$ cat design/flow/run.sh
#!/bin/bash
# the make line also repeats each setting of config.mk as NAME=value (left out here)
make -C /OpenROAD-flow-scripts/flow DESIGN_CONFIG=/design/flow/config.mk WORK_HOME=/design/flow/orfs CLKGATE_MAP_FILE= finish
$ cat design/flow/config.mk
export PLATFORM = sky130hd
export DESIGN_NAME = draw_lines
export DESIGN_NICKNAME = draw_lines
export VERILOG_FILES = /design/flow/design.v
export SDC_FILE = /design/flow/constraint.sdc
export NUM_CORES = 4
export LEC_CHECK = 0
export CAP_MARGIN = 5
export CORE_MARGIN = 2
export CORE_UTILIZATION = 72
export CTS_CLUSTER_DIAMETER = 343
export CTS_CLUSTER_SIZE = 35
export HOLD_SLACK_MARGIN = 0.3
export SETUP_SLACK_MARGIN = 0.18
export SLEW_MARGIN = 20
$ cat design/flow/constraint.sdc
create_clock -name core_clock -period 2.68 [get_ports {i_clk}]
set_input_delay 0.5360 -clock core_clock [delete_from_list [all_inputs] [get_ports {i_clk}]]
set_output_delay 0.5360 -clock core_clock [all_outputs]
set_load 0.01 [all_outputs]
$ cat design/flow/design.v
`timescale 1ns / 1ps
module dp_ram(
    input                         i_clk,
    input                         i_a_wr,
    input  [P_LOG2_RAM_DEPTH-1:0] i_a_addr,
    input          [P_DATA_W-1:0] i_a_data,
    output reg     [P_DATA_W-1:0] o_a_data,
    input                         i_b_wr,
    input  [P_LOG2_RAM_DEPTH-1:0] i_b_addr,
    input          [P_DATA_W-1:0] i_b_data,
    output reg     [P_DATA_W-1:0] o_b_data
    );
   function integer log2;
      input [31:0] value;
      begin
	 value = value-1;
	 for (log2=0; value>0; log2=log2+1)
	   value = value>>1;
      end
   endfunction
   parameter P_DATA_W    = 640;
   parameter P_LOG2_RAM_DEPTH = 9;
   reg [P_DATA_W-1:0] mem [0:2**P_LOG2_RAM_DEPTH-1];
   always @(posedge i_clk) 
   begin
      o_a_data         <= mem[i_a_addr];
      if(i_a_wr) begin
         o_a_data      <= i_a_data;
         mem[i_a_addr] <= i_a_data;
      end
   end
   always @(posedge i_clk) 
   begin
      o_b_data         <= mem[i_b_addr];
      if(i_b_wr) begin
         o_b_data      <= i_b_data;
         mem[i_b_addr] <= i_b_data;
      end
   end
endmodule
`timescale 1ns / 1ps
module fifo(
    input                 i_clk,
    input                 i_reset,
    input  [P_DATA_W-1:0] i_data,
    input                 i_read,
    input                 i_write,
    output [P_DATA_W-1:0] o_data,
    output                o_empty,
    output                o_full
    );
   parameter  P_DATA_W = 11;
   parameter  P_ADDR_W = 8;
   localparam P_DEPTH  = (1 << P_ADDR_W);
   reg  [P_ADDR_W-1:0] wr_addr;
   reg  [P_ADDR_W-1:0] rd_addr;
   reg  [P_DATA_W-1:0] output_data;
   wire [P_DATA_W-1:0] ram_data;
   reg  [P_ADDR_W-1:0] counter;
   assign o_full  = (counter == (P_DEPTH-1));
   assign o_empty = (counter == 0);
   assign o_data  = ram_data; 
   always @(posedge i_clk)
   begin
      if (i_reset) begin
         wr_addr <= 0;
      end else if (i_write) begin
         wr_addr <= wr_addr+1;
      end
   end
   always @(posedge i_clk)
   begin
      if (i_reset) begin
         rd_addr <= 0;
      end else if (i_read) begin
         rd_addr <= rd_addr+1;
      end
   end
   always @(posedge i_clk)
   begin
      if (i_reset) begin
         counter <= 0;
      end else if (i_read && !i_write) begin
         counter <= counter-1;
      end else if (i_write && !i_read) begin
         counter <= counter+1;
      end
   end
   dp_ram #(
      .P_DATA_W(P_DATA_W),
      .P_LOG2_RAM_DEPTH(P_ADDR_W)
      ) buffer (
         .i_clk(i_clk),
         .i_a_wr(i_write),
         .i_a_addr(wr_addr),
         .i_a_data(i_data),
         .o_a_data(),
         .i_b_wr(1'b0),
         .i_b_addr(rd_addr),
         .i_b_data(0),
         .o_b_data(ram_data)
    );
endmodule
`timescale 1ns / 1ps
module bresenham(
      input                        i_clk,
      input                        i_reset,
      input      [P_X_COORD_W-1:0] i_x0,
      input      [P_X_COORD_W-1:0] i_x1,
      input      [P_Y_COORD_W-1:0] i_y0,
      input      [P_Y_COORD_W-1:0] i_y1,
      input                        i_load_vals,
      output reg [P_X_COORD_W-1:0] o_x_val,
      output reg [P_Y_COORD_W-1:0] o_y_val,
      output                       o_vals_rdy,
      output                       o_waiting
    );
   parameter  P_X_COORD_W                 = 11;
   parameter  P_Y_COORD_W                 = 11;
   localparam P_ERROR_W                   = (P_X_COORD_W>P_Y_COORD_W) ? P_X_COORD_W : P_Y_COORD_W;
   localparam STATE__WAITING              = 0;
   localparam STATE__SETUP_IS_STEEP       = 1;
   localparam STATE__SETUP_REV_COORDS     = 2;
   localparam STATE__SETUP_ERROR_AND_STEP = 3;
   localparam STATE__DRAWING              = 4;
   reg                    [2:0] curr_state, next_state;
   reg signed [P_X_COORD_W-1:0] x, x0, x1;
   reg signed [P_Y_COORD_W-1:0] y, y0, y1;
   reg signed [P_X_COORD_W-1:0] delta_x;
   reg signed [P_X_COORD_W-1:0] delta_y;
   reg signed   [P_ERROR_W-1:0] error;
   reg signed             [1:0] ystep;
   reg                          steep;
   reg                          vals_rdy;
   reg                          waiting;
   assign o_vals_rdy   = vals_rdy;
   assign o_waiting    = (curr_state == STATE__WAITING) ? 1'b1 : 1'b0;
   always @(posedge i_clk)
   begin
      if (i_reset) begin
         x              <= 'b0;
         x0             <= 'b0;
         x1             <= 'b0;
         y              <= 'b0;
         y0             <= 'b0;
         y1             <= 'b0;
         error          <= 'b0;
         curr_state     <= STATE__WAITING;
      end else begin
         vals_rdy       <= 0;
         x0             <= x0;
         x1             <= x1;
         y0             <= y0;
         y1             <= y1;
         error          <= error;
         curr_state     <= next_state;
         case (curr_state)
            STATE__WAITING : begin
               if (i_load_vals) begin
                  x0    <= i_x0;
                  x1    <= i_x1;
                  y0    <= i_y0;
                  y1    <= i_y1;
                  error <= 'b0;
               end
            end
            STATE__SETUP_IS_STEEP : begin
               if (y1 > y0) begin
                  if (x1 > x0) begin 
                     steep <= (y1-y0) > (x1-x0);
                  end else begin
                     steep <= (y1-y0) > (x0-x1);
                  end
               end else begin
                  if (x1 > x0) begin 
                     steep <= (y0-y1) > (x1-x0);
                  end else begin
                     steep <= (y0-y1) > (x0-x1);
                  end
               end
            end
            STATE__SETUP_REV_COORDS : begin
               if (steep) begin
                  if (y0 > y1) begin
                     x0      <= y1;
                     x1      <= y0;
                     y0      <= x1;
                     y1      <= x0;
                     delta_x <= y0-y1;
                     delta_y <= (x1>x0 ? x1-x0 : x0-x1);
                  end else begin
                     x0      <= y0;
                     x1      <= y1;
                     y0      <= x0;
                     y1      <= x1;
                     delta_x <= y1-y0;
                     delta_y <= (x1>x0 ? x1-x0 : x0-x1);
                  end
               end else begin
                  if (x0 > x1) begin
                     x0      <= x1;
                     x1      <= x0;
                     y0      <= y1;
                     y1      <= y0;
                     delta_x <= x0-x1;
                     delta_y <= (y1>y0 ? y1-y0 : y0-y1);
                  end else begin
                     delta_x <= x1-x0;
                     delta_y <= (y1>y0 ? y1-y0 : y0-y1);
                  end
               end
            end
            STATE__SETUP_ERROR_AND_STEP : begin
               error <= delta_x >>> 1;
               ystep <= (y0<y1 ? 1 : -1);
               x     <= x0;
               y     <= y0;
            end
            STATE__DRAWING : begin
               if (steep) begin
                  o_x_val <= y;
                  o_y_val <= x;
               end else begin
                  o_x_val <= x;
                  o_y_val <= y;
               end
               x <= x+1;
               if (error-delta_y < 0) begin
                  error <= error-delta_y + delta_x;
                  y     <= y+ystep;
               end else begin
                  error <= error-delta_y;
               end
               vals_rdy <= 1;
            end
         endcase
      end
   end
   always @(curr_state, i_load_vals, x, x1)
   begin
      next_state = curr_state;
      case(curr_state)
         STATE__WAITING : begin
            if (i_load_vals) begin
               next_state = STATE__SETUP_IS_STEEP;
            end 
         end
         STATE__SETUP_IS_STEEP : begin
            next_state = STATE__SETUP_REV_COORDS;
         end
         STATE__SETUP_REV_COORDS : begin
            next_state = STATE__SETUP_ERROR_AND_STEP;
         end
         STATE__SETUP_ERROR_AND_STEP : begin
            next_state = STATE__DRAWING;
         end
         STATE__DRAWING : begin
            if (x == x1) begin
               next_state = STATE__WAITING;
            end 
         end         
      endcase
   end
endmodule
`timescale 1ns / 1ps
module draw_lines(
      input                                      i_clk,
      input                                      i_reset,
      input                    [P_X_COORD_W-1:0] i_x0,
      input                    [P_X_COORD_W-1:0] i_x1,
      input                    [P_Y_COORD_W-1:0] i_y0,
      input                    [P_Y_COORD_W-1:0] i_y1,
      input                                      i_start,
      input                                      i_load_fifo,
      output                                     o_waiting,
      output                                     o_fifo_full,
      output                                     o_wr,
      output                [P_LOG2_RAM_DEPTH-1:0] o_addr
    );
    parameter P_X_COORD_W = 11;
    parameter P_Y_COORD_W = 11;
    parameter P_SCREEN_W = 640;
    parameter P_SCREEN_H = 480;
    parameter P_DATA_W = 1;
    parameter P_LOG2_RAM_DEPTH = 19;
    parameter P_FIFO_ADDR_W = 4;
    localparam STATE__WAITING = 0;
    localparam STATE__CLEAR   = 1;
    localparam STATE__LOAD    = 2;
    localparam STATE__DRAW    = 3;
    reg [1:0] curr_state;
    reg [1:0] next_state;
    wire [P_LOG2_RAM_DEPTH-1:0] bres_addr;
    reg  [P_LOG2_RAM_DEPTH-1:0] buffer_addr;
    wire bres_wr;
    reg  buffer_wr;
    wire [P_DATA_W-1:0] bres_data;
    reg  [P_DATA_W-1:0] buffer_data;
    wire                   bres_waiting;
    wire                   load_vals;
    wire [P_X_COORD_W-1:0] fifo_x0;
    wire [P_X_COORD_W-1:0] fifo_x1;
    wire [P_Y_COORD_W-1:0] fifo_y0;
    wire [P_Y_COORD_W-1:0] fifo_y1;
    wire     [P_X_COORD_W-1:0] x_val;
    wire     [P_Y_COORD_W-1:0] y_val;
    wire fifo_empty;
    wire fifo_full;
    assign o_fifo_full = fifo_full;
    assign o_waiting  = (curr_state == STATE__WAITING) ? 1'b1 : 1'b0;
    fifo #(.P_DATA_W(P_X_COORD_W), .P_ADDR_W(P_FIFO_ADDR_W)) x0_in_buffer (
		.i_clk(i_clk), 
		.i_reset(i_reset), 
		.i_data(i_x0), 
		.i_read(load_vals), 
		.i_write(i_load_fifo), 
		.o_data(fifo_x0), 
		.o_empty(fifo_empty), 
		.o_full(fifo_full)
	 );
    fifo #(.P_DATA_W(P_X_COORD_W), .P_ADDR_W(P_FIFO_ADDR_W)) x1_in_buffer (
		.i_clk(i_clk), 
		.i_reset(i_reset), 
		.i_data(i_x1), 
		.i_read(load_vals), 
		.i_write(i_load_fifo), 
		.o_data(fifo_x1), 
		.o_empty(), 
		.o_full()
	 );
    fifo #(.P_DATA_W(P_Y_COORD_W), .P_ADDR_W(P_FIFO_ADDR_W)) y0_in_buffer (
		.i_clk(i_clk), 
		.i_reset(i_reset), 
		.i_data(i_y0), 
		.i_read(load_vals), 
		.i_write(i_load_fifo), 
		.o_data(fifo_y0), 
		.o_empty(), 
		.o_full()
	 );
    fifo #(.P_DATA_W(P_Y_COORD_W), .P_ADDR_W(P_FIFO_ADDR_W)) y1_in_buffer (
		.i_clk(i_clk), 
		.i_reset(i_reset), 
		.i_data(i_y1), 
		.i_read(load_vals), 
		.i_write(i_load_fifo), 
		.o_data(fifo_y1), 
		.o_empty(), 
		.o_full()
	 );
    always @(posedge i_clk) 
    begin
      if (i_reset) begin
         curr_state <= STATE__WAITING;
      end else begin
         curr_state <= next_state;
      end
    end
   always @(curr_state, i_start, bres_waiting, fifo_empty)
   begin
      next_state = curr_state;
      case(curr_state)
         STATE__WAITING : begin
            if (i_start == 1'b1) begin
               next_state = STATE__LOAD;
            end
         end
         STATE__LOAD : begin
            next_state = STATE__DRAW;
         end
         STATE__DRAW : begin
            if (bres_waiting && fifo_empty) begin
               next_state = STATE__WAITING;
            end else if (~fifo_empty && bres_waiting) begin
               next_state = STATE__LOAD;
            end
         end
      endcase
   end
	bresenham bres (
		.i_clk(i_clk), 
		.i_reset(i_reset), 
		.i_x0(fifo_x0), 
		.i_x1(fifo_x1), 
		.i_y0(fifo_y0), 
		.i_y1(fifo_y1), 
		.i_load_vals(load_vals), 
      .o_x_val(x_val),
      .o_y_val(y_val),
		.o_vals_rdy(bres_wr),
      .o_waiting(bres_waiting)
	);
   assign load_vals = (curr_state == STATE__LOAD) ? 1'b1 : 1'b0;
   assign o_wr   = buffer_wr;
   assign o_addr = buffer_addr;
   assign bres_addr  = P_SCREEN_W*y_val+x_val;
   assign bres_data  = 1;
   always @(bres_addr, 
            bres_wr, 
            bres_data, 
            curr_state)
   begin
      case (curr_state)
         STATE__DRAW : begin
            buffer_wr   = bres_wr;
            buffer_addr = bres_addr;
            buffer_data = bres_data;
         end
         default : begin
            buffer_wr   = 1'b0;
            buffer_addr = 0;
            buffer_data = 0;
         end
      endcase
   end
endmodule
==> reports/qor.txt, run 1 <==
Status: aborted with a tool error
Stop stage: global routing (5_1_grt)
Log Error: [ERROR GRT-0232] Routing congestion too high. Check the congestion heatmap in the GUI.
Adder Area Share: 0.0512
Synth mux share: 0.144
Chip Area, Yosys: 42200 µm²
Area leader, netlist: edfxtp_1
Final HPWL DP: 84500 µm
Core Region: 57800 µm²
# IOs: 70
Unique cell types: 82
Basic Gates by Area: 0.0567
Synthesized registers: 916
Number of enable flip-flop cells: 751
Clk root buf: clkbuf_16
Fp util: 0.730
Top logic family: multiplexers
GRT Total Usage: 0.770
PortBufs: 69
Routability cong.: 0.967
Ys cells: 2724
Most numerous cell in the Yosys netlist: edfxtp_1
# clock sinks: 916
AO/OA Area Share: 0.0821
Fraction of registers with async set/reset: 0
TritonCTS Buffers: 30
Post-Place Cell Area: 47800 µm²
Cell area leaders: edfxtp_1 (53%), mux4_2 (12%), dfxtp_1 (7.8%)
Chip width: 246 µm
Dpl ws: -1.12 ns
Prevailing post-synth register cell: edfxtp_1
Max-area cell share: 0.534
CTS max path bufs: 3
Gr ovfl total: 47
Mapped Area: 42200 µm²
Die Span Y: 246 µm
Chip area: 60600 µm²
# rows: 88
Gate Count Post-Synth: 2724
XOR/XNOR Fraction of Synth Area: 0.0234
Most frequent cells after synthesis: edfxtp_1 (751), mux4_2 (220), dfxtp_1 (165)
Avg Inst Size Synth: 15.5 µm²
Synth warn: 5
Seq/Total Area, Yosys: 0.613
# H-tree levels: 1
Syn_nets: 2938
==> metal layers <==
layer / track usage / GRT overflow
met1: 0.761 / 0
met5: 0.479 / 0
met2: 0.906 / 25
met4: 0.748 / 20
met3: 0.653 / 2
==> metrics by stage <==
step / std cells / setup TNS (ns)
3_3_place_gp: 3890 / -28.46
4_1_cts: 4014 / -34.35
3_5_place_dp: 3890 / -36.42
2_1_floorplan: 2724 / -3.21
==> timing repair <==
| action | CTS |
|---|---|
| cloned | 8 |
| gates resized | 364 |
| hold endpoints to repair | 11 |
| setup buffers | 59 |
| pin swaps | 105 |
| hold buffers | 1 |
| setup endpoints to repair | 100 |
==> inputs of run 2 (changes only) <==
- CAP_MARGIN: 5 -> 20
- CORE_UTILIZATION: 72 -> 68
- CTS_CLUSTER_DIAMETER: 343 -> not set
- CTS_CLUSTER_SIZE: 35 -> 32
- HOLD_SLACK_MARGIN: 0.3 -> not set
- SETUP_SLACK_MARGIN: 0.18 -> not set
- clock period: 2.68 -> 2.93 ns (I/O delays scaled with it)
==> run 2 against run 1 <==
  * Now fails the layout checks on setup timing
  * Die area up 5.8%
  * Synthesized cell count did not move
  * Area after synthesis unchanged
==> reports/qor.txt, run 2 <==
Status: finished with violations
Blocking Checks: setup timing
Gate Area: 16800 µm²
OpenROAD warning count: 70
Final Power: 38.8 mW
Clk root buf: clkbuf_16
Basic Gates by Area: 0.0567 (unchanged)
Top logic family: multiplexers
Period utilization: 1.34
Seq/Total Area, Yosys: 0.613 (unchanged)
XOR/XNOR Fraction of Synth Area: 0.0234 (unchanged)
Gate Count Post-Synth: 2724 (unchanged)
Final setup vio count: 84
Combinational Power Share: 0.313
First-pass GRT wire length: 187000 µm
HP Class: in -> reg
AO/OA Area Share: 0.0821 (unchanged)
Chip width: 253 µm (+2.9%)
DRT antenna net count: 0
Fraction of registers with async set/reset: 0 (unchanged)
Prevailing post-synth register cell: edfxtp_1
Crit path DRT: 2.34 ns
Synth warn: 5 (unchanged)
Crit-path max FO: 2
Ys cells: 2724 (unchanged)
Adder Area Share: 0.0512 (unchanged)
Reg-to-reg slack, setup: -0.85 ns
Mapped Area: 42200 µm² (unchanged)
Buf/Inv on CP: 5
Worst Setup SP: bres.o_y_val[3]
Gr ovfl total: 0
P_leak: 18.5 nW
Hold depth: 2
Chip area: 64100 µm² (+5.8%)
PortBufs: 69 (unchanged)
CP delay by family, top: adder cells
FF+latch area: 25900 µm²
Cell area leaders: edfxtp_1 (53%), mux4_2 (12%), dfxtp_1 (7.8%)
CP arrival: 3.34 ns
RSZ-0062 raised after global routing: true
TritonCTS Buffers: 91 (+200%)
# rows: 91 (+3.4%)
Sw frac: 0.307
Max-area cell share: 0.534 (unchanged)
Most frequent cells after synthesis: edfxtp_1 (751), mux4_2 (220), dfxtp_1 (165)
Chip Area, Yosys: 42200 µm² (unchanged)
Max-capacitance violation count: 0
Fin nets: 3452
Top Consumer: registers
Setup WS post-layout: -0.991 ns
DR vias/cell: 7.12
Slew HR: 0.346
CTS tree: done
Routed wire length: 135000 µm
GRT Total Usage: 0.406
Post-route cell area: 52200 µm²
Synthesized registers: 916 (unchanged)
Largest net degree at the start of global routing: 157
# H-tree levels: 3 (+2)
DP Cell Count: 3874 (-0.41%)
DR WL/cell: 32.8 µm
Final non-filler cell total: 4104
Detailed router's first-iteration violation count: 4382
Startpoint types: flip-flop
Skew final: 0.0594 ns
Synth mux share: 0.144 (unchanged)
Critical Path Stages: 15
P&R area growth vs syn: 23.7%
Final max-slew violation count: 0
Post-Place Cell Area: 46900 µm² (-1.9%)
Final HPWL DP: 72700 µm (-14%)
Clock power share: 0.305
Number of enable flip-flop cells: 751 (unchanged)
Post-Route Setup TNS: -16.72 ns
Internal power: 26.9 mW
Via Count: 29203
HP Start: i_reset
NetSw: 11.9 mW
Worst setup path endpoint: o_addr[17]
Number of global-route vias before repair: 28760
Crit Reg-Reg Startpoint: bres.x1[0]
Critical path type: reg -> out
P_comb: 12.2 mW
Fp util: 0.686 (-0.0437)
CTS max path bufs: 3 (unchanged)
# clock sinks: 916 (unchanged)
DRC errors left: 0
Layout filler cell count: 2638
Die Span Y: 253 µm (+2.9%)
Core Region: 61500 µm² (+6.4%)
CP peak stage delay: 0.44 ns
Fmax: 0.255 GHz
Most numerous cell in the Yosys netlist: edfxtp_1
Sequential power share: 0.382
P_clk: 11.8 mW
Clock Pin Slew Worst Setup and Hold Paths: 0.06 ns
# IOs: 70 (unchanged)
Pwr/cell area: 744 nW/µm²
Unique cell types: 82 (unchanged)
Pre-antenna DRT Iters: 8
Latency at later pin: 0.69 ns
Final hold viol count: 0
Power Sequential: 14.8 mW
Hold Path End: bres.curr_state[4]
N_diodes: 0
Hold Buf Count CTS: 0 (-1)
VDD IR-drop max: 984 µV
Syn_nets: 2938 (unchanged)
Post-layout min period: 3.92 ns
Initial antenna violation count: 3
Area leader, netlist: edfxtp_1
Slew @ Worst Pin: 0.980 ns
Routability cong.: 0.947 (-2.1%)
R2r endpoint: bres.steep
CP endpoint kind: output port
Worst R2R Path Depth: 18
Avg Inst Size Synth: 15.5 µm² (unchanged)
Crit-path slowest cell: edfxtp_1
CP cell instances: ha_4, ha_4, inv_2, fa_2, inv_2, a21oi_2, o21bai_2, buf_4, xor2_2, and2_4, buf_6, nand4_1, xor2_1, and2_4, buf_6
## run 2: metrics by stage
| step | util | setup WS, ns | hold WS, ns |
|---|---|---|---|
| final | 0.849 | -0.991 | 0.243 |
| after global routing | 0.849 | -1.15 | 0.240 |
| after CTS | 0.828 | -1.00 | 0.231 |
| after detailed placement | 0.762 | -0.855 | 0.472 |
| after global placement | 0.762 | -0.784 | 0.458 |
| after floorplan | - | -0.479 | 0.449 |
## run 2: area by class of cell
cell class,count,share of cell area
clock buffer,128,0.0482
timing repair buffer,562,0.0973
inverter,131,0.00947
sequential,916,0.496
clock inverter,41,0.00861
multi-input combinational,1536,0.321
tap,790,0.0189
## run 2: per-layer routing
metal | global-route usage | vias up | share of wire | wire length, µm
met5 | 0 | - | 0.00026 | 35
met4 | 0.236 | 6 | 0.078 | 10500
met3 | 0.0697 | 664 | 0.10 | 13800
met2 | 0.674 | 2401 | 0.48 | 65300
met1 | 0.509 | 14480 | 0.34 | 45200
li1 | - | 11652 | - | -
## run 2: repair_timing
| action | 4_1_cts | 5_1_grt |
|---|---|---|
| cloned | 6 | 9 |
| setup endpoints to repair | 89 | 98 |
| resized | 204 | 185 |
| pin swaps | 100 | 93 |
| setup buffers | 37 | 31 |
==> inputs of run 3 (changes only) <==
- ABC_AREA: not set -> 0
- CAP_MARGIN: 20 -> 5
- CORE_UTILIZATION: 68 -> 70
- CTS_CLUSTER_SIZE: 32 -> 73
- HOLD_SLACK_MARGIN: not set -> -0.09
- SETUP_SLACK_MARGIN: not set -> 0.75
- clock period: 2.93 -> 2.61 ns (I/O delays scaled with it)
==> run 3 against run 2 <==
  * The flow now stops in global routing (5_1_grt)
  * Area after synthesis unchanged
  * Die area down 2.8%
  * Synthesized cell count unchanged
==> reports/qor.txt, run 3 <==
Status: aborted with a tool error
Stop stage: global routing (5_1_grt)
PortBufs: 69 (unchanged)
Hold Buf Count CTS: 0 (unchanged)
Top logic family: multiplexers
Fraction of registers with async set/reset: 0 (unchanged)
Ys cells: 2724 (unchanged)
XOR/XNOR Fraction of Synth Area: 0.0234 (unchanged)
Most frequent cells after synthesis: edfxtp_1 (751), mux4_2 (220), dfxtp_1 (165)
# IOs: 70 (unchanged)
CTS max path bufs: 3 (unchanged)
Chip area: 62300 µm² (-2.8%)
Seq/Total Area, Yosys: 0.613 (unchanged)
Basic Gates by Area: 0.0567 (unchanged)
Unique cell types: 82 (unchanged)
Post-Place Cell Area: 48100 µm² (+2.7%)
Routability cong.: 0.977 (+3.2%)
Synthesized registers: 916 (unchanged)
Prevailing post-synth register cell: edfxtp_1
Mapped Area: 42200 µm² (unchanged)
Chip Area, Yosys: 42200 µm² (unchanged)
# clock sinks: 916 (unchanged)
Final HPWL DP: 78400 µm (+7.9%)
Area leader, netlist: edfxtp_1
Die Span Y: 250 µm (-1.4%)
Number of enable flip-flop cells: 751 (unchanged)
Max-area cell share: 0.534 (unchanged)
AO/OA Area Share: 0.0821 (unchanged)
Cell area leaders: edfxtp_1 (53%), mux4_2 (12%), dfxtp_1 (7.8%)
Core Region: 60000 µm² (-2.4%)
Avg Inst Size Synth: 15.5 µm² (unchanged)
Clk root buf: clkbuf_16
Synth warn: 5 (unchanged)
Fp util: 0.703 (+0.0167)
DP Cell Count: 3896 (+0.57%)
TritonCTS Buffers: 89 (-2.2%)
Chip width: 250 µm (-1.4%)
Syn_nets: 2938 (unchanged)
Gate Count Post-Synth: 2724 (unchanged)
Adder Area Share: 0.0512 (unchanged)
# H-tree levels: 3 (unchanged)
# rows: 90 (-1.1%)
Most numerous cell in the Yosys netlist: edfxtp_1
Synth mux share: 0.144 (unchanged)
[run 3: through the flow]
stage	setup slack, ns	util	power, mW	hold WS, ns
2_1_floorplan	-0.799	-	23.9	0.449
3_3_place_gp	-1.06	0.802	28.1	0.460
3_5_place_dp	-1.13	0.802	28.5	0.485
4_1_cts	-1.29	0.878	44.4	0.237
[run 3: what timing repair did]
item / 4_1_cts
pin swaps: 105
gates resized: 297
gates cloned: 2
buffers inserted: 46
setup endpoints to repair: 665
==> inputs of run 4 (changes only) <==
- ABC_AREA: 0 -> not set
- CAP_MARGIN: 5 -> 15
- CORE_UTILIZATION: 70 -> 72
- CTS_CLUSTER_SIZE: 73 -> 36
- HOLD_SLACK_MARGIN: -0.09 -> not set
- SETUP_SLACK_MARGIN: 0.75 -> 0.55
- clock period: 2.61 -> 2.05 ns (I/O delays scaled with it)
==> run 4 against run 3 <==
  * The run again fails in global routing (5_1_grt)
  * Area after synthesis stayed put
  * Synthesized cell count stayed put
  * Die area is 2.7% lower
==> reports/qor.txt, run 4 <==
Stop stage: global routing (5_1_grt)
Post-Place Cell Area: 48800 µm² (+1.4%)
Die Span Y: 246 µm (-1.4%)
Top logic family: multiplexers
Gate Count Post-Synth: 2724 (unchanged)
TritonCTS Buffers: 88 (-1.1%)
Ys cells: 2724 (unchanged)
Fraction of registers with async set/reset: 0 (unchanged)
Fp util: 0.730 (+0.0269)
Chip width: 246 µm (-1.4%)
Clk root buf: clkbuf_16
Synthesized registers: 916 (unchanged)
# clock sinks: 916 (unchanged)
Mapped Area: 42200 µm² (unchanged)
# IOs: 70 (unchanged)
CTS max path bufs: 3 (unchanged)
Prevailing post-synth register cell: edfxtp_1
Adder Area Share: 0.0512 (unchanged)
DP Cell Count: 3932 (+0.92%)
Status: aborted with a tool error
Synth warn: 5 (unchanged)
Unique cell types: 82 (unchanged)
Avg Inst Size Synth: 15.5 µm² (unchanged)
# rows: 88 (-2.2%)
AO/OA Area Share: 0.0821 (unchanged)
Gr ovfl total: 4
Number of enable flip-flop cells: 751 (unchanged)
Syn_nets: 2938 (unchanged)
Synth mux share: 0.144 (unchanged)
Max-area cell share: 0.534 (unchanged)
Most numerous cell in the Yosys netlist: edfxtp_1
PortBufs: 69 (unchanged)
# H-tree levels: 3 (unchanged)
Log Error: [ERROR GRT-0232] Routing congestion too high. Check the congestion heatmap in the GUI.
Area leader, netlist: edfxtp_1
Routability cong.: 0.956 (-2.2%)
Chip area: 60600 µm² (-2.7%)
Core Region: 57800 µm² (-3.7%)
Final HPWL DP: 85900 µm (+9.6%)
Basic Gates by Area: 0.0567 (unchanged)
GRT Total Usage: 0.749
Chip Area, Yosys: 42200 µm² (unchanged)
XOR/XNOR Fraction of Synth Area: 0.0234 (unchanged)
Seq/Total Area, Yosys: 0.613 (unchanged)
Cell area leaders: edfxtp_1 (53%), mux4_2 (12%), dfxtp_1 (7.8%)
Most frequent cells after synthesis: edfxtp_1 (751), mux4_2 (220), dfxtp_1 (165)
[run 4: metal layers]
| metal | GRT overflow | GRT usage |
|---|---|---|
| met4 | 1 | 0.730 |
| met5 | 3 | 0.421 |
| met3 | 0 | 0.600 |
| met1 | 0 | 0.753 |
| met2 | 0 | 0.901 |
[run 4: stage by stage]
stage | setup slack, ns | hold WS (ns) | setup TNS [ns]
after CTS | -1.87 | 0.130 | -110.21
after detailed placement | -1.79 | 0.474 | -384.94
after floorplan | -1.36 | 0.449 | -45.55
after global placement | -1.64 | 0.459 | -247.10
[run 4: timing repair]
action                                  CTS
pin swaps                                81
cloned                                    1
gates resized                           205
endpoints found under the setup margin  901
hold buffers                              0
buffers inserted                         38
==> inputs of run 5 (changes only) <==
- ABC_AREA: not set -> 1
- CAP_MARGIN: 15 -> 20
- CORE_UTILIZATION: 72 -> 70
- CTS_CLUSTER_SIZE: 36 -> 73
- SETUP_SLACK_MARGIN: 0.55 -> not set
- clock period: 2.05 -> 2.61 ns (I/O delays scaled with it)
==> run 5 against run 4 <==
  * The layout now fails its checks (setup timing)
  * Area after synthesis rose by 3.4%
  * Synthesized cell count increased by 53%
  * Die area up 6.3%
==> reports/qor.txt, run 5 <==
RSZ-0062 raised after global routing: true
Hold depth: 2
Gr ovfl total: 0
Fp util: 0.707 (-0.0229)
P_leak: 20.7 nW
DR WL/cell: 22.2 µm
Prevailing post-synth register cell: edfxtp_1
Basic Gates by Area: 0.107 (+0.0501)
Synthesized registers: 916 (unchanged)
CTS tree: done
Slew HR: 0.422
Detailed router's first-iteration violation count: 4324
GRT Total Usage: 0.368
P_clk: 13.5 mW
Final setup vio count: 21
Sw frac: 0.325
Power Sequential: 16.7 mW
Crit-path max FO: 2
Max-capacitance violation count: 0
Routed wire length: 122000 µm
Clock Pin Slew Worst Setup and Hold Paths: 0.06 ns
Reg-to-reg slack, setup: -0.49 ns
Initial antenna violation count: 2
Sequential power share: 0.367
Hold Buf Count CTS: 0 (unchanged)
Syn_nets: 4381 (+49%)
Worst R2R Path Depth: 20
AO/OA Area Share: 0.136 (+0.0534)
Via Count: 34355
# IOs: 70 (unchanged)
CP endpoint kind: output port
Pre-antenna DRT Iters: 6
Critical path type: reg -> out
Final max-slew violation count: 0
VDD IR-drop max: 970 µV
OpenROAD warning count: 65
DRT antenna net count: 0
Post-Place Cell Area: 48300 µm² (-0.98%)
Layout filler cell count: 3121
Latency at later pin: 0.67 ns
Slew @ Worst Pin: 0.867 ns
Area leader, netlist: edfxtp_1
CP cell instances: ha_1, inv_1, fa_2, inv_2, nand4_1, o211ai_1, nand2_1, nand2_1, a21oi_1, xor2_1, nand2_1, nand2_1, nor2_2, buf_2
Skew final: 0.0378 ns
P&R area growth vs syn: 22.1%
CP delay by family, top: adder cells
Fmax: 0.263 GHz
R2r endpoint: bres.steep
Routability cong.: 1.00 (+4.8%)
Gate Count Post-Synth: 4167 (+53%)
Critical Path Stages: 14
Number of enable flip-flop cells: 751 (unchanged)
Fin nets: 4812
Final HPWL DP: 76600 µm (-11%)
Worst setup path endpoint: o_addr[18]
Chip Area, Yosys: 43600 µm² (+3.4%)
Core Region: 61700 µm² (+6.8%)
DR vias/cell: 6.23
Max-area cell share: 0.517 (-0.0176)
Largest net degree at the start of global routing: 56
Post-layout util: 0.863
Final hold viol count: 0
Post-layout min period: 3.80 ns
CTS max path bufs: 3 (unchanged)
Internal power: 30.8 mW
CP peak stage delay: 0.48 ns
First-pass GRT wire length: 181000 µm
FF+latch area: 25900 µm²
Die Span Y: 254 µm (+3.1%)
Crit Reg-Reg Startpoint: bres.x1[0]
Status: finished with violations
Period utilization: 1.46
P_comb: 15.4 mW
PortBufs: 69 (unchanged)
CP arrival: 3.28 ns
TritonCTS Buffers: 90 (+2.3%)
Most frequent cells after synthesis: edfxtp_1 (751), nand2_1 (653), inv_1 (439)
# clock sinks: 916 (unchanged)
Chip width: 254 µm (+3.1%)
Buf/Inv on CP: 3
Cell area leaders: edfxtp_1 (52%), dfxtp_1 (7.6%), nand2_1 (5.6%)
Most numerous cell in the Yosys netlist: edfxtp_1
Synth warn: 5 (unchanged)
HP Class: in -> reg
Synth mux share: 0.0404 (-0.104)
Unique cell types: 52 (-37%)
Crit path DRT: 2.09 ns
N_diodes: 0
Mapped Area: 43600 µm² (+3.4%)
# rows: 91 (+3.4%)
Blocking Checks: setup timing
Hold Path End: bres.x[8]
HP Start: i_reset
Post-route cell area: 53300 µm²
Setup WS post-layout: -1.19 ns
Chip area: 64400 µm² (+6.3%)
Gate Area: 16500 µm²
Worst Setup SP: bres.o_y_val[2]
Crit-path slowest cell: edfxtp_1
Top Consumer: registers
XOR/XNOR Fraction of Synth Area: 0.0134 (-0.00998)
Number of global-route vias before repair: 32615
Adder Area Share: 0.0493 (-0.00192)
Fraction of registers with async set/reset: 0 (unchanged)
DRC errors left: 0
Top logic family: AND-OR/OR-AND gates
Startpoint types: flip-flop
Clk root buf: clkbuf_16
# H-tree levels: 3 (unchanged)
Pwr/cell area: 857 nW/µm²
Most used cell, CP: nand2_1
Clock power share: 0.296
Seq/Total Area, Yosys: 0.592 (-0.0202)
Combinational Power Share: 0.337
Ys cells: 4167 (+53%)
NetSw: 14.9 mW
Avg Inst Size Synth: 10.5 µm² (-32%)
-- run 5: area by class of cell --
type / count / area share
clock buffer: 122 / 0.0490
clock inverter: 47 / 0.0102
inverter: 447 / 0.0320
multi-input combinational: 2578 / 0.311
sequential: 916 / 0.486
tap: 837 / 0.0197
timing repair buffer: 564 / 0.0922
timing repair inverter: 1 / 0.000164
-- run 5: routing by layer --
layer / part of all wire / vias up / wire length [µm] / track usage
met5: 0.000098 / - / 12 / 0
met4: 0.045 / 2 / 5530 / 0.152
met3: 0.098 / 392 / 12000 / 0.0582
met2: 0.48 / 2106 / 58700 / 0.606
met1: 0.38 / 16338 / 46200 / 0.493
li1: - / 15517 / - / -
-- run 5: what timing repair did --
item                       in CTS  in global routing
setup buffers                  20                 26
gates cloned                    0                  4
pin swaps                      82                110
setup endpoints to repair      82                 85
resized                       190                161
-- run 5: stage by stage --
step | setup slack [ns] | hold WS, ns | setup TNS [ns] | std cells | total power, mW
3_5_place_dp | -0.714 | 0.477 | -7.31 | 5297 | 29.4
2_1_floorplan | -0.206 | 0.404 | -0.607 | 4167 | 24.3
5_1_grt | -1.31 | 0.121 | -13.55 | 5512 | 47.5
6_report | -1.19 | 0.126 | -10.21 | 5512 | 45.7
3_3_place_gp | -0.706 | 0.476 | -7.02 | 5297 | 29.3
4_1_cts | -0.958 | 0.0981 | -8.47 | 5485 | 43.7
==> inputs of run 6 (changes only) <==
- ABC_AREA: 1 -> not set
- CORE_UTILIZATION: 70 -> 68
- CTS_CLUSTER_SIZE: 73 -> not set
- SETUP_SLACK_MARGIN: not set -> 0.76
- clock period: 2.61 -> 3.35 ns (I/O delays scaled with it)
==> run 6 against run 5 <==
  * The layout still fails its checks (setup timing)
  * Setup slack better by 0.45 ns
  * Global-route usage up 1.2 points
  * Power down 25%
  * Die area down 0.45%
  * Critical path depth down 1
  * Final cell count down 27%
  * Clock power down 27%
  * Via count down 18%
  * First-iteration DRC count down 20%
  * Utilization down 1.6 points
  * Critical path type unchanged
  * Highest routed layer is now met4
==> reports/qor.txt, run 6 <==
Area leader, netlist: edfxtp_1
CP delay by family, top: simple AND/OR/NAND/NOR gates
Pwr/cell area: 657 nW/µm² (-23%)
Fraction of registers with async set/reset: 0 (unchanged)
Synthesized registers: 916 (unchanged)
Number of enable flip-flop cells: 751 (unchanged)
Hold Path End: bres.y0[8]
OpenROAD warning count: 68 (+4.6%)
HP Class: reg -> reg
Worst R2R Path Depth: 20 (unchanged)
Setup WS post-layout: -0.735 ns (+0.454 ns)
Final HPWL DP: 70200 µm (-8.4%)
Clock Pin Slew Worst Setup and Hold Paths: 0.07 ns (about the same)
Crit path DRT: 2.68 ns (+0.59 ns)
Synth warn: 5 (unchanged)
CTS tree: done
# IOs: 70 (unchanged)
Final max-slew violation count: 0 (unchanged)
Reg-to-reg slack, setup: -0.43 ns (+0.06 ns)
Basic Gates by Area: 0.0567 (-0.0501)
Core Region: 61500 µm² (-0.37%)
Combinational Power Share: 0.333 (-0.004)
CP endpoint kind: output port
P_clk: 9.87 mW (-27%)
PortBufs: 69 (unchanged)
Fmax: 0.245 GHz
Most frequent cells after synthesis: edfxtp_1 (751), mux4_2 (220), dfxtp_1 (165)
Routed wire length: 123000 µm (+0.28%)
Crit Reg-Reg Startpoint: bres.y1[0]
Internal power: 23.8 mW (-23%)
Power Sequential: 13.0 mW (-22%)
Clock power share: 0.288 (-0.008)
Fp util: 0.686 (-0.0208)
Prevailing post-synth register cell: edfxtp_1
Post-layout min period: 4.09 ns
Final setup vio count: 12 (-43%)
Post-Place Cell Area: 46000 µm² (-4.7%)
# H-tree levels: 3 (unchanged)
RSZ-0062 raised after global routing: true
Worst Setup SP: bres.o_y_val[4]
CP peak stage delay: 0.46 ns (-0.02 ns)
P&R area growth vs syn: 23.4%
DRT antenna net count: 0 (unchanged)
Hold depth: 2 (unchanged)
Period utilization: 1.22 (-0.236)
Max-capacitance violation count: 0 (unchanged)
Unique cell types: 82 (+58%)
Crit-path max FO: 2 (unchanged)
Top Consumer: registers
Syn_nets: 2938 (-33%)
Synth mux share: 0.144 (+0.104)
Latency at later pin: 0.66 ns (about the same)
Number of global-route vias before repair: 27797 (-15%)
First-pass GRT wire length: 177000 µm (-1.9%)
Gate Area: 17100 µm² (+3.2%)
Hold Buf Count CTS: 0 (unchanged)
DR vias/cell: 6.95 (+11%)
Skew final: 0.0443 ns (+0.00658 ns)
R2r endpoint: bres.steep
Sequential power share: 0.379 (+0.012)
Top logic family: multiplexers
# clock sinks: 916 (unchanged)
Chip width: 253 µm (-0.23%)
Mapped Area: 42200 µm² (-3.3%)
Max-area cell share: 0.534 (+0.0176)
Post-route cell area: 52100 µm² (-2.2%)
Detailed router's first-iteration violation count: 3462 (-20%)
Chip Area, Yosys: 42200 µm² (-3.3%)
CTS max path bufs: 3 (unchanged)
NetSw: 10.4 mW (-30%)
Pre-antenna DRT Iters: 6 (unchanged)
Crit-path slowest cell: edfxtp_1
Startpoint types: flip-flop
P_comb: 11.4 mW (-26%)
Routability cong.: 0.940 (-6.1%)
Cell area leaders: edfxtp_1 (53%), mux4_2 (12%), dfxtp_1 (7.8%)
Clk root buf: clkbuf_16
Critical Path Stages: 13 (-1)
Blocking Checks: setup timing
Sw frac: 0.304 (-0.0213)
Worst setup path endpoint: o_addr[18]
Chip area: 64100 µm² (-0.45%)
GRT Total Usage: 0.380 (+0.0117)
Initial antenna violation count: 2 (unchanged)
Final hold viol count: 0 (unchanged)
DRC errors left: 0 (unchanged)
TritonCTS Buffers: 89 (-1.1%)
CP arrival: 3.42 ns (+0.14 ns)
Buf/Inv on CP: 4 (+1)
VDD IR-drop max: 802 µV (-17%)
Avg Inst Size Synth: 15.5 µm² (+48%)
CP cell instances: buf_6, ha_4, ha_1, inv_1, o21bai_2, a2111oi_2, or3_4, xor2_2, buf_4, nor3_4, xnor2_1, and2_1, buf_2
Gate Count Post-Synth: 2724 (-35%)
FF+latch area: 25900 µm² (about the same)
DR WL/cell: 30.4 µm (+37%)
Most numerous cell in the Yosys netlist: edfxtp_1
Largest net degree at the start of global routing: 157 (+180%)
Ys cells: 2724 (-35%)
Final non-filler cell total: 4034 (-27%)
Via Count: 28032 (-18%)
Die Span Y: 253 µm (-0.23%)
HP Start: y0_in_buffer.buffer.o_b_data[8]
Gr ovfl total: 0 (unchanged)
DP Cell Count: 3763 (-29%)
Fin nets: 3384 (-30%)
Slew HR: 0.304 (-0.118)
P_leak: 18.2 nW (-12%)
Slew @ Worst Pin: 1.04 ns (+0.176 ns)
AO/OA Area Share: 0.0821 (-0.0534)
Adder Area Share: 0.0512 (+0.00192)
Status: finished with violations
# rows: 91 (unchanged)
Layout filler cell count: 2648 (-15%)
Seq/Total Area, Yosys: 0.613 (+0.0202)
Critical path type: reg -> out
XOR/XNOR Fraction of Synth Area: 0.0234 (+0.00998)
-- run 6: repair_timing --
| item | 4_1_cts | 5_1_grt |
|---|---|---|
| gates cloned | 18 | 1 |
| pin swaps | 133 | 112 |
| endpoints found under the setup margin | 107 | 99 |
| resized | 286 | 190 |
| setup buffers | 54 | 33 |
-- run 6: layout make-up --
type / instances / area share
antenna: 1 / 0.0000481
inverter: 131 / 0.00949
clock buffer: 117 / 0.0462
tap: 790 / 0.0190
multi-input combinational: 1536 / 0.328
clock inverter: 47 / 0.00819
sequential: 916 / 0.497
timing repair buffer: 496 / 0.0918
-- run 6: metal layers --
metal  share of wire  track usage  vias to the layer above
met5               0            0                        -
met2            0.49        0.611                     1989
met1            0.36        0.501                    14101
met3           0.095       0.0667                      450
met4           0.060        0.201                        0
li1                -            -                    11492
-- run 6: per-stage QoR --
step           TNS [ns]  total power, mW  worst slack [ns]  hold slack [ns]  utilization
2_1_floorplan   -0.0590             18.4           -0.0590            0.449            -
5_1_grt           -5.17             35.3            -0.812            0.515        0.847
3_3_place_gp      -2.23             21.2            -0.440            0.459        0.748
6_report          -3.74             34.2            -0.735            0.508        0.847
4_1_cts           -4.07             33.1            -0.733            0.498        0.827
3_5_place_dp      -6.89             21.4            -0.570            0.481        0.748
==> inputs of run 7 (changes only) <==
- ABC_AREA: not set -> 1
- CORE_UTILIZATION: 68 -> 40
- PLACE_DENSITY_LB_ADDON: not set -> 0.21
- SETUP_SLACK_MARGIN: 0.76 -> 0.88
- clock period: 3.35 -> 5.0 ns (I/O delays scaled with it)
==> run 7 against run 6 <==
  * The run now finishes clean
  * Hold slack worse by 0.016 ns
  * Global-route usage down 18 points
  * Utilization down 39 points
  * Non-clock buffer count down 338
  * Sequential power down 33%
  * Die area up 74%
  * Largest cell class unchanged
  * Sequential cell count unchanged
  * Combinational power down 54%
  * Setup slack better by 1.6 ns
  * Register-to-register slack better by 1.6 ns
==> reports/qor.txt, run 7 <==
Most numerous cell in the Yosys netlist: edfxtp_1
Initial antenna violation count: 1 (-1)
Seq/Total Area, Yosys: 0.592 (-0.0202)
Chip Area, Yosys: 43600 µm² (+3.4%)
Die Span Y: 334 µm (+32%)
Most used cell, CP: nand2_1
Crit-path max FO: 3 (+1)
Detailed router's first-iteration violation count: 2443 (-29%)
XOR/XNOR Fraction of Synth Area: 0.0134 (-0.00998)
Routability cong.: 0.933 (-0.76%)
CP delay by family, top: adder cells
Largest net degree at the start of global routing: 93 (-41%)
CTS tree: done
Hold depth: 1 (-1)
Period utilization: 0.824 (-0.395)
# IOs: 70 (unchanged)
CP peak stage delay: 0.46 ns (about the same)
Crit path DRT: 4.00 ns (+1.32 ns)
Slew @ Worst Pin: 1.13 ns (+0.0862 ns)
First-pass GRT wire length: 172000 µm (-2.8%)
Unique cell types: 52 (-37%)
Clock power share: 0.351 (+0.063)
GRT Total Usage: 0.198 (-0.182)
Adder Area Share: 0.0493 (-0.00192)
Final setup vio count: 0 (-12)
Number of enable flip-flop cells: 751 (unchanged)
Max-area cell share: 0.517 (-0.0176)
Clock Pin Slew Worst Setup and Hold Paths: 0.06 ns (about the same)
Combinational Power Share: 0.244 (-0.089)
Fp util: 0.402 (-0.284)
Crit-path slowest cell: fa_2
Mapped Area: 43600 µm² (+3.4%)
P_comb: 5.27 mW (-54%)
Sw frac: 0.317 (+0.0132)
P_clk: 7.59 mW (-23%)
Slew HR: 0.245 (-0.0584)
Worst R2R Path Depth: 20 (unchanged)
Hold Path End: curr_state[2]
Worst Setup SP: bres.o_y_val[3]
Synth mux share: 0.0404 (-0.104)
VDD IR-drop max: 256 µV (-68%)
Status: no timing/DRC/antenna violations
OpenROAD warning count: 62 (-8.8%)
Layout filler cell count: 9954 (+280%)
Critical path type: reg -> out
Synthesized registers: 916 (unchanged)
CP cell instances: ha_1, ha_2, inv_2, fa_2, a21oi_2, nand2_1, nor2_2, nand4_1, nor2_1, nand2_1, nand2_1, nand2_1, nor2_1, clkbuf_2
Post-Route Setup TNS: 0 ns (+3.74 ns)
CP arrival: 3.12 ns (-0.30 ns)
CTS max path bufs: 3 (unchanged)
R2r endpoint: bres.steep
Fmax: 0.243 GHz
Area leader, netlist: edfxtp_1
Latency at later pin: 0.69 ns (+0.03 ns)
Most frequent cells after synthesis: edfxtp_1 (751), nand2_1 (653), inv_1 (439)
DR vias/cell: 5.29 (-24%)
Chip area: 112000 µm² (+74%)
P_leak: 18.5 nW (+1.5%)
Crit Reg-Reg Startpoint: bres.y0[0]
DP Cell Count: 5501 (+46%)
Internal power: 14.8 mW (-38%)
Buf/Inv on CP: 2 (-2)
DR WL/cell: 19.6 µm (-36%)
NetSw: 6.86 mW (-34%)
TritonCTS Buffers: 98 (+10%)
Final max-slew violation count: 0 (unchanged)
Via Count: 30170 (+7.6%)
Top logic family: AND-OR/OR-AND gates
Syn_nets: 4381 (+49%)
Cell area leaders: edfxtp_1 (52%), dfxtp_1 (7.6%), nand2_1 (5.6%)
AO/OA Area Share: 0.136 (+0.0534)
Final non-filler cell total: 5699 (+41%)
Final hold viol count: 0 (unchanged)
Prevailing post-synth register cell: edfxtp_1
Worst setup path endpoint: o_addr[18]
Clk root buf: clkbuf_16
Gr ovfl total: 0 (unchanged)
Hold slack: 0.492 ns (-0.0159 ns)
P&R area growth vs syn: 13.1%
Reg-to-reg slack, setup: 1.21 ns (+1.64 ns)
Final Power: 21.6 mW (-37%)
Max-capacitance violation count: 0 (unchanged)
Post-layout util: 0.455 (-0.392)
Synth warn: 5 (unchanged)
Pwr/cell area: 439 nW/µm² (-33%)
# H-tree levels: 3 (unchanged)
Fraction of registers with async set/reset: 0 (unchanged)
Power Sequential: 8.77 mW (-33%)
# clock sinks: 916 (unchanged)
Post-layout min period: 4.12 ns
Critical Path Stages: 14 (+1)
Avg Inst Size Synth: 10.5 µm² (-32%)
Final HPWL DP: 73400 µm (+4.7%)
Gate Count Post-Synth: 4167 (+53%)
HP Start: bres.curr_state[0]
Ys cells: 4167 (+53%)
Fin nets: 4413 (+30%)
Hold Buf Count CTS: 0 (unchanged)
Core Region: 109000 µm² (+77%)
RSZ-0062 raised after global routing: true
CP endpoint kind: output port
Startpoint types: flip-flop
Chip width: 334 µm (+32%)
Sequential power share: 0.406 (+0.027)
PortBufs: 69 (unchanged)
Number of global-route vias before repair: 28644 (+3.0%)
Routed wire length: 112000 µm (-9.0%)
DRC errors left: 0 (unchanged)
DRT antenna net count: 0 (unchanged)
Top Consumer: registers
Basic Gates by Area: 0.107 (+0.0501)
# rows: 121 (+33%)
Skew final: 0.0296 ns (-0.0147 ns)
HP Class: reg -> reg
N_diodes: 0 (-1)
Pre-antenna DRT Iters: 5 (-1)
run 7: area by class of cell:
type,instances,area (µm²),area share
sequential,916,25900,0.524
clock buffer,118,2630,0.0534
timing repair buffer,158,1390,0.0281
inverter,447,1680,0.0341
tap,1414,1770,0.0359
clock inverter,68,766,0.0155
multi-input combinational,2578,15200,0.309
run 7: layer usage:
layer	track usage	vias up	share of wire
met4	0.0592	2	0.025
li1	-	14724	-
met1	0.286	14514	0.47
met2	0.310	786	0.45
met3	0.0263	144	0.054
met5	0	-	0.000099
run 7: what timing repair did:
action,4_1_cts,5_1_grt
pin swaps,10,12
setup endpoints to repair,8,6
resized,28,16
setup buffers,8,1
run 7: stage by stage:
| stage | setup slack, ns | cell area, µm² |
|---|---|---|
| 6_report | 0.880 | 49300 |
| 5_1_grt | 0.700 | 49300 |
| 4_1_cts | 0.747 | 49200 |
| 3_5_place_dp | 0.916 | 45700 |
| 3_3_place_gp | 0.894 | 45700 |
| 2_1_floorplan | 1.60 | 43600 |
==> inputs of run 8 (changes only) <==
- ABC_AREA: 1 -> not set
- CELL_PAD_IN_SITES_GLOBAL_PLACEMENT: not set -> 0
- CORE_UTILIZATION: 40 -> 48
- CTS_CLUSTER_DIAMETER: not set -> 261
- GPL_ROUTABILITY_DRIVEN: not set -> 0
- MIN_ROUTING_LAYER: not set -> met2
- PLACE_DENSITY_LB_ADDON: 0.21 -> 0.14
- SETUP_SLACK_MARGIN: 0.88 -> 1.06
- TNS_END_PERCENT: not set -> 30
- clock period: 5.0 -> 6.03 ns (I/O delays scaled with it)
==> run 8 against run 7 <==
  * Still clean
  * Global-route usage up 13 points
  * Count of clock-buffer cells in the layout grew 8
  * Synthesized cell count fell by 35%
  * Utilization up 8.6 points
  * Power down 22%
  * Register-to-register slack improved by 0.32 ns
  * Critical path type unchanged
  * Largest cell class unchanged
==> reports/qor.txt, run 8 <==
Status: no timing/DRC/antenna violations
Fraction of registers with async set/reset: 0 (unchanged)
WL met2: 52400 µm (+3.6%)
Fin nets: 2991 (-32%)
Setup WS post-layout: 1.06 ns (+0.184 ns)
NetSw: 4.96 mW (-28%)
Combinational Power Share: 0.223 (-0.021)
Skew final: 0.0376 ns (+0.00804 ns)
Fp util: 0.486 (+0.0836)
HP Class: reg -> reg
Synth warn: 5 (unchanged)
Critical path type: reg -> out
# clock sinks: 916 (unchanged)
Max-area cell share: 0.534 (+0.0176)
P_leak: 15.9 nW (-14%)
Worst R2R Path Depth: 19 (-5.0%)
Highest Signal Layer: met5
Synthesized registers: 916 (unchanged)
Post-layout util: 0.541 (+0.0864)
CP cell instances: ha_1, ha_1, inv_1, fa_1, inv_1, a21oi_1, o21bai_1, a21o_1, a21o_1, xor2_2, buf_4, xnor2_1, and2_1, clkdlybuf4s50_1
# H-tree levels: 3 (unchanged)
Core Region: 86900 µm² (-20%)
P_clk: 5.88 mW (-23%)
Most numerous cell in the Yosys netlist: edfxtp_1
First-pass GRT wire length: 152000 µm (-12%)
Latency at later pin: 0.68 ns (about the same)
Chip area: 90300 µm² (-19%)
CP arrival: 3.76 ns (+0.64 ns)
GRT Total Usage: 0.331 (+0.133)
# IOs: 70 (unchanged)
Final hold viol count: 0 (unchanged)
Area leader, netlist: edfxtp_1
Basic Gates by Area: 0.0567 (-0.0501)
Critical Path Stages: 14 (unchanged)
DRT antenna net count: 0 (unchanged)
Hold Path End: bres.curr_state[2]
Hold depth: 1 (unchanged)
VDD IR-drop max: 251 µV (-2.3%)
CTS max path bufs: 3 (unchanged)
Detailed router's first-iteration violation count: 6179 (+150%)
Pwr/cell area: 360 nW/µm² (-18%)
Crit-path max FO: 3 (unchanged)
Ys cells: 2724 (-35%)
Startpoint types: flip-flop
Via Count: 31273 (+3.7%)
R2r endpoint: bres.steep
Adder Area Share: 0.0512 (+0.00192)
Cell area leaders: edfxtp_1 (53%), mux4_2 (12%), dfxtp_1 (7.8%)
Crit path DRT: 4.82 ns (+0.82 ns)
Power Sequential: 7.26 mW (-17%)
Worst Setup SP: bres.o_y_val[3]
Metal3 WL: 40800 µm (+570%)
Gr ovfl total: 0 (unchanged)
Routed length on met1: 0 µm (-100%)
Unique cell types: 82 (+58%)
Top Consumer: registers
Fmax: 0.201 GHz
Prevailing post-synth register cell: edfxtp_1
Die Span Y: 301 µm (-10%)
Crit Reg-Reg Startpoint: bres.x0[0]
Chip width: 301 µm (-10%)
Seq/Total Area, Yosys: 0.613 (+0.0202)
Crit-path slowest cell: clkdlybuf4s50_1
Sw frac: 0.293 (-0.0240)
Reg-to-reg slack, setup: 1.53 ns (+0.32 ns)
Clk root buf: clkbuf_16
OpenROAD warning count: 62 (unchanged)
Post-Route Setup TNS: 0 ns (unchanged)
Post-layout min period: 4.97 ns
Number of global-route vias before repair: 35834 (+25%)
Sequential power share: 0.429 (+0.023)
Mapped Area: 42200 µm² (-3.3%)
DRC errors left: 0 (unchanged)
Initial antenna violation count: 0 (-1)
Final setup vio count: 0 (unchanged)
Most frequent cells after synthesis: edfxtp_1 (751), mux4_2 (220), dfxtp_1 (165)
Clock Pin Slew Worst Setup and Hold Paths: 0.06 ns (about the same)
AO/OA Area Share: 0.0821 (-0.0534)
Chip Area, Yosys: 42200 µm² (-3.3%)
Final max-slew violation count: 0 (unchanged)
Synth mux share: 0.144 (+0.104)
DR vias/cell: 7.78 (+47%)
CTS tree: done
Buf/Inv on CP: 4 (+2)
CP delay by family, top: adder cells
Top logic family: multiplexers
CP peak stage delay: 0.53 ns (+0.07 ns)
Clock power share: 0.348 (-0.003)
Period utilization: 0.824 (about the same)
Hold slack: 0.472 ns (-0.0194 ns)
Routed wire length: 101000 µm (-9.7%)
Avg Inst Size Synth: 15.5 µm² (+48%)
RSZ-0062 raised after global routing: true
Slew HR: 0.235 (-0.0104)
Number of enable flip-flop cells: 751 (unchanged)
Internal power: 12.0 mW (-19%)
Dpl ws: 1.54 ns (+0.622 ns)
DP Cell Count: 3829 (-30%)
HP Start: bres.curr_state[3]
DR WL/cell: 25.1 µm (+28%)
Slew @ Worst Pin: 1.15 ns (+0.0184 ns)
Worst setup path endpoint: o_addr[16]
Post-route cell area: 47000 µm² (-4.7%)
CP endpoint kind: output port
TritonCTS Buffers: 95 (-3.1%)
Syn_nets: 2938 (-33%)
Final HPWL DP: 63000 µm (-14%)
Pre-antenna DRT Iters: 22 (+17)
# rows: 108 (-11%)
Max-capacitance violation count: 0 (unchanged)
Post-Place Cell Area: 43800 µm² (-4.3%)
P_comb: 3.78 mW (-28%)
Largest net degree at the start of global routing: 99 (+6.5%)
Final Power: 16.9 mW (-22%)
Gate Count Post-Synth: 2724 (-35%)
XOR/XNOR Fraction of Synth Area: 0.0234 (+0.00998)
PortBufs: 69 (unchanged)
Final non-filler cell total: 4018 (-29%)
P&R area growth vs syn: 11.4%
-- run 8: per-layer routing --
layer	GRT usage	vias up
met4	0.0748	31
met5	0.0889	-
met2	0.397	8809
met3	0.432	808
met1	-	10990
li1	-	10635
-- run 8: cell type report --
| class | instances | area, µm² |
|---|---|---|
| Antenna cell | 4 | 10.0 |
| Clock buffer | 126 | 2560 |
| Clock inverter | 53 | 548 |
| Fill cell | 6985 | 39900 |
| Inverter | 131 | 492 |
| Multi-Input combinational cell | 1536 | 15100 |
| Sequential cell | 916 | 25900 |
| Tap cell | 1155 | 1450 |
| Timing Repair Buffer | 97 | 923 |
-- run 8: what timing repair did --
item,4_1_cts,5_1_grt
setup buffers,2,3
pin swaps,2,4
resized,4,3
hold buffers,0,0
endpoints found under the setup margin,3,4
==> inputs of run 9 (changes only) <==
- CELL_PAD_IN_SITES_GLOBAL_PLACEMENT: 0 -> not set
- CORE_UTILIZATION: 48 -> 72
- CTS_CLUSTER_DIAMETER: 261 -> not set
- CTS_CLUSTER_SIZE: not set -> 56
- GPL_ROUTABILITY_DRIVEN: 0 -> not set
- MIN_ROUTING_LAYER: met2 -> not set
- PLACE_DENSITY_LB_ADDON: 0.14 -> not set
- SETUP_SLACK_MARGIN: 1.06 -> 0.89
- TNS_END_PERCENT: 30 -> not set
- clock period: 6.03 -> 3.14 ns (I/O delays scaled with it)
==> run 9 against run 8 <==
  * Die area down 33%
  * Synthesized cell count unchanged
  * Area after synthesis is the same
  * The run now fails in global routing (5_1_grt)
==> reports/qor.txt, run 9 <==
Dpl ws: -0.776 ns (-2.31 ns)
Synth warn: 5 (unchanged)
Most numerous cell in the Yosys netlist: edfxtp_1
Chip width: 246 µm (-18%)
Prevailing post-synth register cell: edfxtp_1
CTS max path bufs: 3 (unchanged)
Avg Inst Size Synth: 15.5 µm² (unchanged)
Fp util: 0.730 (+0.244)
Synthesized registers: 916 (unchanged)
XOR/XNOR Fraction of Synth Area: 0.0234 (unchanged)
Stop stage: global routing (5_1_grt)
Routability cong.: 0.918
Status: aborted with a tool error
Die Span Y: 246 µm (-18%)
Ys cells: 2724 (unchanged)
Synth mux share: 0.144 (unchanged)
# IOs: 70 (unchanged)
Log Error: [ERROR GRT-0232] Routing congestion too high. Check the congestion heatmap in the GUI.
# clock sinks: 916 (unchanged)
Cell area leaders: edfxtp_1 (53%), mux4_2 (12%), dfxtp_1 (7.8%)
Gate Count Post-Synth: 2724 (unchanged)
Chip Area, Yosys: 42200 µm² (unchanged)
Final HPWL DP: 79900 µm (+27%)
AO/OA Area Share: 0.0821 (unchanged)
Top logic family: multiplexers
Clk root buf: clkbuf_16
Gr ovfl total: 200
Max-area cell share: 0.534 (unchanged)
Most frequent cells after synthesis: edfxtp_1 (751), mux4_2 (220), dfxtp_1 (165)
Mapped Area: 42200 µm² (unchanged)
Fraction of registers with async set/reset: 0 (unchanged)
GRT Total Usage: 0.749
PortBufs: 69 (unchanged)
Syn_nets: 2938 (unchanged)
Core Region: 57800 µm² (-33%)
Basic Gates by Area: 0.0567 (unchanged)
Area leader, netlist: edfxtp_1
Unique cell types: 82 (unchanged)
Chip area: 60600 µm² (-33%)
Seq/Total Area, Yosys: 0.613 (unchanged)
# H-tree levels: 3 (unchanged)
Number of enable flip-flop cells: 751 (unchanged)
TritonCTS Buffers: 87 (-8.4%)
# rows: 88 (-19%)
Hold Buf Count CTS: 0 (unchanged)
Adder Area Share: 0.0512 (unchanged)
run 9: through the flow:
stage | cell area [µm²] | cells | utilization
after floorplan | 42800 | 2724 | -
after global placement | 46500 | 3779 | 0.805
after detailed placement | 46500 | 3779 | 0.805
after CTS | 51600 | 4039 | 0.893
run 9: routing by layer:
| metal | GRT overflow | GRT usage |
|---|---|---|
| met5 | 0 | 0.317 |
| met4 | 94 | 0.732 |
| met3 | 1 | 0.587 |
| met2 | 104 | 0.912 |
| met1 | 1 | 0.760 |
run 9: what timing repair did:
item	CTS
pin swaps	154
setup buffers	88
setup endpoints to repair	128
gates cloned	13
gates resized	316
==> inputs of run 10 (changes only) <==
- ABC_AREA: not set -> 1
- CTS_CLUSTER_DIAMETER: not set -> 29
- CTS_CLUSTER_SIZE: 56 -> 73
- PLACE_DENSITY_LB_ADDON: not set -> 0.01
- SETUP_SLACK_MARGIN: 0.89 -> 0.75
- clock period: 3.14 -> 3.81 ns (I/O delays scaled with it)
==> run 10 against run 9 <==
  * Now fails the layout checks on setup timing
  * Synthesized cell count grew 53%
  * Die area increased by 3.4%
  * Area after synthesis up 3.4%
==> reports/qor.txt, run 10 <==
Status: finished with violations
Blocking Checks: setup timing
Most frequent cells after synthesis: edfxtp_1 (751), nand2_1 (653), inv_1 (439)
Synth mux share: 0.0404 (-0.104)
VDD IR-drop max: 624 µV
Crit path DRT: 3.05 ns
Chip area: 62600 µm² (+3.4%)
OpenROAD warning count: 62
Buf/Inv on CP: 3
Unique cell types: 52 (-37%)
P_leak: 20.0 nW
Final Power: 33.8 mW
CP delay by family, top: adder cells
Hold slack: 0.504 ns
Fraction of registers with async set/reset: 0 (unchanged)
Synth warn: 5 (unchanged)
First-pass GRT wire length: 179000 µm
Seq/Total Area, Yosys: 0.592 (-0.0202)
Synthesized registers: 916 (unchanged)
Gr ovfl total: 0
RSZ-0062 raised after global routing: true
Fin nets: 4572
Hold Path End: curr_state[0]
Final hold viol count: 0
Routability cong.: 0.966 (+5.2%)
P&R area growth vs syn: 19.3%
Latency at later pin: 0.74 ns
Worst setup path endpoint: o_addr[18]
Critical Path Stages: 15
Final HPWL DP: 70600 µm (-12%)
Pwr/cell area: 650 nW/µm²
Initial antenna violation count: 3
CTS tree: done
Die Span Y: 250 µm (+1.7%)
Gate Count Post-Synth: 4167 (+53%)
DR vias/cell: 6.41
# IOs: 70 (unchanged)
Pre-antenna DRT Iters: 7
Number of global-route vias before repair: 32702
Routed wire length: 118000 µm
Number of enable flip-flop cells: 751 (unchanged)
Startpoint types: flip-flop
Clock power share: 0.413
Internal power: 23.1 mW
# clock sinks: 916 (unchanged)
Sw frac: 0.316
Cell area leaders: edfxtp_1 (52%), dfxtp_1 (7.6%), nand2_1 (5.6%)
Chip Area, Yosys: 43600 µm² (+3.4%)
Slew HR: 0.317
DRT antenna net count: 0
AO/OA Area Share: 0.136 (+0.0534)
Hold depth: 2
Sequential power share: 0.341
NetSw: 10.7 mW
Top Consumer: the clock network
P_clk: 14.0 mW
DP Cell Count: 4922 (+30%)
Skew final: 0.0279 ns
Detailed router's first-iteration violation count: 4406
Clock Pin Slew Worst Setup and Hold Paths: 0.05 ns
# rows: 90 (+2.3%)
Ys cells: 4167 (+53%)
Period utilization: 1.05
Crit-path slowest cell: edfxtp_1
Post-layout min period: 4.00 ns
TritonCTS Buffers: 150 (+72%)
Crit-path max FO: 2
Dpl ws: 0.125 ns (+0.901 ns)
Setup WS post-layout: -0.193 ns
Final max-slew violation count: 0
Basic Gates by Area: 0.107 (+0.0501)
HP Start: curr_state[0]
CP cell instances: ha_4, ha_4, inv_2, fa_2, inv_2, nand4_1, o211ai_1, nand2_1, nand2_1, a21oi_1, xor2_1, nand2_1, nand2_1, nor2_2, buf_2
Chip width: 250 µm (+1.7%)
DRC errors left: 0
Via Count: 33765
Most numerous cell in the Yosys netlist: edfxtp_1
Layout filler cell count: 2893
Avg Inst Size Synth: 10.5 µm² (-32%)
Final setup vio count: 5
Critical path type: reg -> out
Fp util: 0.726 (-0.00428)
HP Class: reg -> reg
Clk root buf: clkbuf_16
Final non-filler cell total: 5268
XOR/XNOR Fraction of Synth Area: 0.0134 (-0.00998)
Adder Area Share: 0.0493 (-0.00192)
DR WL/cell: 22.4 µm
Crit Reg-Reg Startpoint: bres.y1[0]
GRT Total Usage: 0.372
CP peak stage delay: 0.45 ns
CP arrival: 3.24 ns
Slew @ Worst Pin: 1.02 ns
Worst Setup SP: bres.o_y_val[3]
PortBufs: 69 (unchanged)
Worst R2R Path Depth: 20
# H-tree levels: 4 (+1)
Mapped Area: 43600 µm² (+3.4%)
Max-area cell share: 0.517 (-0.0176)
R2r endpoint: bres.steep
Combinational Power Share: 0.246
P_comb: 8.30 mW
Largest net degree at the start of global routing: 86
Fmax: 0.250 GHz
Most used cell, CP: nand2_1
Syn_nets: 4381 (+49%)
Area leader, netlist: edfxtp_1
Prevailing post-synth register cell: edfxtp_1
Max-capacitance violation count: 0
Top logic family: AND-OR/OR-AND gates
Power Sequential: 11.5 mW
CTS max path bufs: 3 (unchanged)
Reg-to-reg slack, setup: 0.61 ns
Core Region: 60100 µm² (+4.0%)
CP endpoint kind: output port
## run 10: metal layers
metal	track usage	vias up	routed length [µm]
li1	-	15110	-
met1	0.489	16116	44800
met2	0.604	2146	56200
met3	0.0791	393	12200
met4	0.163	0	4870
met5	0	-	0
## run 10: area by class of cell
class	count	area [µm²]	share of cell area
Antenna cell	3	7.51	0.000144
Clock buffer	170	3930	0.0756
Clock inverter	107	1370	0.0263
Inverter	447	1710	0.0328
Multi-Input combinational cell	2580	16000	0.307
Sequential cell	916	25900	0.497
Tap cell	782	978	0.0188
Timing Repair Buffer	263	2180	0.0418
## run 10: through the flow
stage	utilization	TNS, ns	cell area, µm²
2_1_floorplan	-	0	43700
3_3_place_gp	0.754	0	45400
3_5_place_dp	0.754	0	45400
4_1_cts	0.857	-0.0849	51500
5_1_grt	0.866	-1.35	52100
6_report	0.866	-0.575	52100
## run 10: repair_timing
| item | in CTS | in global routing |
|---|---|---|
| endpoints found under the setup margin | 64 | 66 |
| gates cloned | 0 | 2 |
| gates resized | 154 | 98 |
| pin swaps | 38 | 46 |
| hold buffers | 0 | 0 |
| setup buffers | 44 | 20 |
Power and IR drop assume default switching activity.
